== amber ==
// Cinema
module Cinema(input [17:0]SW, input clk, input rst, output reg [17:0]LEDR , input [3:0]KEY, output [7:0]HEX0,
			  output [7:0]HEX4, output [7:0]HEX5, output [7:0]HEX6, output [7:0]HEX7, output [7:0]HEX1, output [7:0]HEX2, output [7:0]HEX3);
integer filmeEscolhido;  
integer filme;  
integer horarioEscolhido;  
integer horario;  
integer assentoEscolhido;  
reg [17:0] assento11;  
reg [17:0] assento12;  
reg [17:0] assento21;  
reg [17:0] assento22;  
integer valorInserido;  
integer valor;  
integer pago;  
integer quantidadeDeIngresso;  
integer trocoFeito;  
integer troco;  
wire [7:0]F = 4'hF;  
wire [7:0]H = 4'hC;  
reg [7:0]dFilme;  
reg [7:0]dHorario;  
reg [7:0]display1;  
reg [7:0]display2;  
reg [7:0]display3;  
reg [7:0]display4;  
integer bouncing;  
integer bouncing2;  
integer i;  
integer pagoAgora;  
always@(posedge clk) begin
  if (rst) begin  
    filmeEscolhido <= 0; filme <= 0; horarioEscolhido <= 0; horario <= 0; assentoEscolhido <= 0;
    assento11 <= 0; assento12 <= 0; assento21 <= 0; assento22 <= 0;
    valorInserido <= 0; valor <= 0; pago <= 0; quantidadeDeIngresso <= 0; trocoFeito <= 0; troco <= 0;
    dFilme <= 0; dHorario <= 0; display1 <= 0; display2 <= 0; display3 <= 0; display4 <= 0;
    bouncing <= 0; LEDR <= 0;
  end else begin
    if(!filmeEscolhido && bouncing == 0) begin  
		troco = 0;
        if(KEY == 4'b1110) begin  
            filme = 1;  
            filmeEscolhido = 1;  
            dFilme = 4'h1;  
            bouncing = 1;  
        end
        if(KEY == 4'b1101) begin  
            filme = 2;  
            filmeEscolhido = 1;  
            dFilme = 4'h2;  
        end
    end
    if(!horarioEscolhido && filmeEscolhido == 1) begin  
        if(KEY == 4'b1011) begin  
            horario = 1;  
            horarioEscolhido = 1;  
            dHorario = 4'h1;  
            display1 = 4'h1;  
            display2 = 4'h4;  
            display3 = 4'h0;  
  ...
Settings: LEC_CHECK=0, ABC_AREA=1, CAP_MARGIN=0, CELL_PAD_IN_SITES_GLOBAL_PLACEMENT=1, CORE_MARGIN=7, CORE_UTILIZATION=56, CTS_CLUSTER_DIAMETER=247, CTS_CLUSTER_SIZE=98, MAX_ROUTING_LAYER=met5, PLACE_DENSITY=0.35, SLEW_MARGIN=20, TNS_END_PERCENT=15; clock period 19.9 ns.
run.sh (not shown) runs the stock make flow with config.mk's settings and CLKGATE_MAP_FILE=.
amber finished end to end and its layout was clean on timing, DRC and antenna.
What xenon does differently from amber at the input level:
Settings: a change of CORE_UTILIZATION from 56 to 61; a change of TNS_END_PERCENT from 15 to 10.
--- outcome ---
Between amber and xenon, the area growth from synthesis to final layout is higher for amber.
xenon reports a lower die area than amber does.
Cell area after layout of xenon is on par with amber.
In xenon, net load switching power is higher than in amber.
amber consumes more power than xenon.
Maximum number of pins on one net before global-route repair was lower in the run labelled xenon.
| flop share of the area | amber vs xenon | ≈ equal |
Relative to xenon, the following input files were edited for cedar:
Settings: setting PLACE_DENSITY_LB_ADDON to 0.24 for the first time; changing MAX_ROUTING_LAYER from met5 to met4; changing TNS_END_PERCENT from 10 to 40; changing CORE_MARGIN from 7 to 10; changing ABC_AREA from 1 to 0; changing CTS_CLUSTER_DIAMETER from 247 to 134; changing CORE_UTILIZATION from 61 to 26; removing PLACE_DENSITY (formerly 0.35); changing CELL_PAD_IN_SITES_GLOBAL_PLACEMENT from 1 to 3; setting MIN_ROUTING_LAYER to met2 for the first time; removing CTS_CLUSTER_SIZE (formerly 98); setting GPL_ROUTABILITY_DRIVEN to 0 for the first time.
==> results <==
- Between cedar and xenon, it is cedar whose yosys stat cell total is lower, by 248.
- In terms of final-layout clock-cell area share, cedar and xenon differ only marginally.
- Leakage power summed over all cells: lower on cedar

* * *

Starting RTL as in the previous note.
Settings: LEC_CHECK=0, ABC_AREA=1, CAP_MARGIN=0, CELL_PAD_IN_SITES_GLOBAL_PLACEMENT=1, CORE_ASPECT_RATIO=0.5, CORE_MARGIN=7, CORE_UTILIZATION=61, CTS_CLUSTER_DIAMETER=247, CTS_CLUSTER_SIZE=98, MAX_ROUTING_LAYER=met5, PLACE_DENSITY=0.35, SLEW_MARGIN=20, TNS_END_PERCENT=10; clock period 19.9 ns.
The baseline ran to the end with no violations.
Then changed:
CAP_MARGIN = 20   (was 0)
CELL_PAD_IN_SITES_GLOBAL_PLACEMENT = default   (was 1)
CORE_ASPECT_RATIO = default   (was 0.5)
CORE_MARGIN = 2   (was 7)
CORE_UTILIZATION = 72   (was 61)
CTS_CLUSTER_DIAMETER = 371   (was 247)
MAX_ROUTING_LAYER = default   (was met5)
PLACE_DENSITY = default   (was 0.35)
TNS_END_PERCENT = 5   (was 10)
clock period = 10.8 ns   (was 19.9 ns; I/O delays follow)
=> The changed run never finished: it broke off in 5_1_grt; synthesized cell count stays the same; area after synthesis does not change; die area falls by a quarter to a third.
Then changed:
CORE_UTILIZATION = 68   (was 72)
CTS_CLUSTER_DIAMETER = 375   (was 371)
PLACE_DENSITY = 0.38   (was default)
TNS_END_PERCENT = default   (was 5)
Effect: The new run failed in 5_1_grt. Synthesized area is unchanged. Die area climbs by a few percent. Synthesized cell count does not change.
Then changed:
CORE_UTILIZATION = 61   (was 68)
CTS_CLUSTER_DIAMETER = 324   (was 375)
PLACE_DENSITY = default   (was 0.38)
TNS_END_PERCENT = 20   (was default)
clock period = 10.6 ns   (was 10.8 ns; I/O delays follow)
Result: Now the flow reached the layout checks and failed them: setup timing. Area after synthesis stays the same. Synthesized cell count does not change. Die area is higher by about 11%.

* * *

## run A
Cinema again, from the RTL that the note above started with.
## Cinema
module Cinema(input [17:0]SW, input clk, input rst, output reg [17:0]LEDR , input [3:0]KEY, output [7:0]HEX0,
			  output [7:0]HEX4, output [7:0]HEX5, output [7:0]HEX6, output [7:0]HEX7, output [7:0]HEX1, output [7:0]HEX2, output [7:0]HEX3);
==> flow/config.mk <==
export PLATFORM = sky130hd
export DESIGN_NAME = Cinema
export DESIGN_NICKNAME = Cinema
export VERILOG_FILES = /design/flow/design.v
export SDC_FILE = /design/flow/constraint.sdc
export NUM_CORES = 4
export LEC_CHECK = 0
export ABC_AREA = 1
export CAP_MARGIN = 0
export CELL_PAD_IN_SITES_DETAIL_PLACEMENT = 1
export CELL_PAD_IN_SITES_GLOBAL_PLACEMENT = 1
export CORE_ASPECT_RATIO = 1.31
export CORE_MARGIN = 2
export CORE_UTILIZATION = 26
export CTS_CLUSTER_DIAMETER = 134
export CTS_CLUSTER_SIZE = 32
export GPL_ROUTABILITY_DRIVEN = 0
export HOLD_SLACK_MARGIN = 0.03
export MAX_ROUTING_LAYER = met4
export MIN_ROUTING_LAYER = met2
export PLACE_DENSITY = 0.49
export SETUP_SLACK_MARGIN = 3.4
export SLEW_MARGIN = 20
export TNS_END_PERCENT = 90
==> flow/constraint.sdc <==
create_clock -name core_clock -period 13.6 [get_ports {clk}]
set_input_delay 2.7200 -clock core_clock [delete_from_list [all_inputs] [get_ports {clk}]]
set_output_delay 2.7200 -clock core_clock [all_outputs]
set_load 0.01 [all_outputs]
Run A had finished all stages when the layout checks came back failing, citing negative setup slack.
What run B does differently from run A at the input level:
Settings: HOLD_SLACK_MARGIN no longer set, was 0.03; MIN_ROUTING_LAYER no longer set, was met2; SETUP_SLACK_MARGIN no longer set, was 3.4; CORE_MARGIN now 10, was 2; CELL_PAD_IN_SITES_GLOBAL_PLACEMENT now 3, was 1; CORE_ASPECT_RATIO no longer set, was 1.31; GPL_ROUTABILITY_DRIVEN no longer set, was 0; PLACE_DENSITY no longer set, was 0.49; CTS_CLUSTER_SIZE no longer set, was 32; PLACE_DENSITY_LB_ADDON now 0.24, previously not set; TNS_END_PERCENT now 40, was 90; CELL_PAD_IN_SITES_DETAIL_PLACEMENT no longer set, was 1; the clock period (ns, I/O delays scaled along) now 19.9, was 13.6.
Findings:
Both conditions hold for run B: the flow ran to the end and the final layout passed the timing, DRC and antenna checks.
Count of clock-buffer cells in the layout: run A vs run B identical
On largest vdd supply drop: between run A and run B, it ends up higher for run A.
Global-route usage, run A and run B: higher on run A
The following lists how run C was set up differently from run B:
Settings: removing CELL_PAD_IN_SITES_GLOBAL_PLACEMENT (formerly 3); removing ABC_AREA (formerly 1); removing TNS_END_PERCENT (formerly 40); changing CORE_UTILIZATION from 26 to 40; removing CTS_CLUSTER_DIAMETER (formerly 134); removing MAX_ROUTING_LAYER (formerly met4); removing PLACE_DENSITY_LB_ADDON (formerly 0.24); changing CAP_MARGIN from 0 to 20; changing CORE_MARGIN from 10 to 2; changing the clock period (ns, I/O delays scaled along) from 19.9 to 19.2.
--- outcome ---
Run C finished all stages; the layout is clean.
Comparing run B with run C, the worst hold slack came out essentially unchanged.
The die of run C is smaller than the one used in run B.
Final area was lower in run B than in run C.
Diff run B -> run C: via total after detailed routing picked up an extra about 2.4%; post-detailed-placement cell area picked up an extra about 0.9%; synthesized-area fraction occupied by adder cells lost 0.26 points.
Going from run B to run C, number of search-and-repair iterations in the first detailed-routing pass grows by 1.
Run comparison: run B highest metal layer with signal wires met4; run C highest metal layer with signal wires met5
Between run B and run C, final cell count without fillers decreased.
Comparing run C and run B, the higher overall power consumption was measured on run C.
Delta (run C minus run B): summed standard-cell area reported by yosys climbed 2.8%, cell-internal power went up.
The following lists how run D was set up differently from run C:
Settings: ABC_AREA now 1, previously not set; CORE_UTILIZATION now 62, was 40; CTS_CLUSTER_SIZE now 98, previously not set; the clock period (ns, I/O delays scaled along) now 10.8, was 19.2.
--- outcome ---
Status run D: flow complete, layout not clean - negative setup slack
Compared with run C, run D shows a higher power attributed to the clock group.
As far as number of top-level pins goes, run C and run D are indistinguishable; the numbers are identical.
Run D vs. run C: setup slack of the critical path after layout now smaller; area of all placed cells without fillers rose 6.6%; wire length of the first global-routing pass went down by 1.6%; area of the mapped netlist down about 2.7%.
Clock buffer count in the final layout ends up higher on run D.
No activity file was given, so power comes from the tool's default toggle rates.
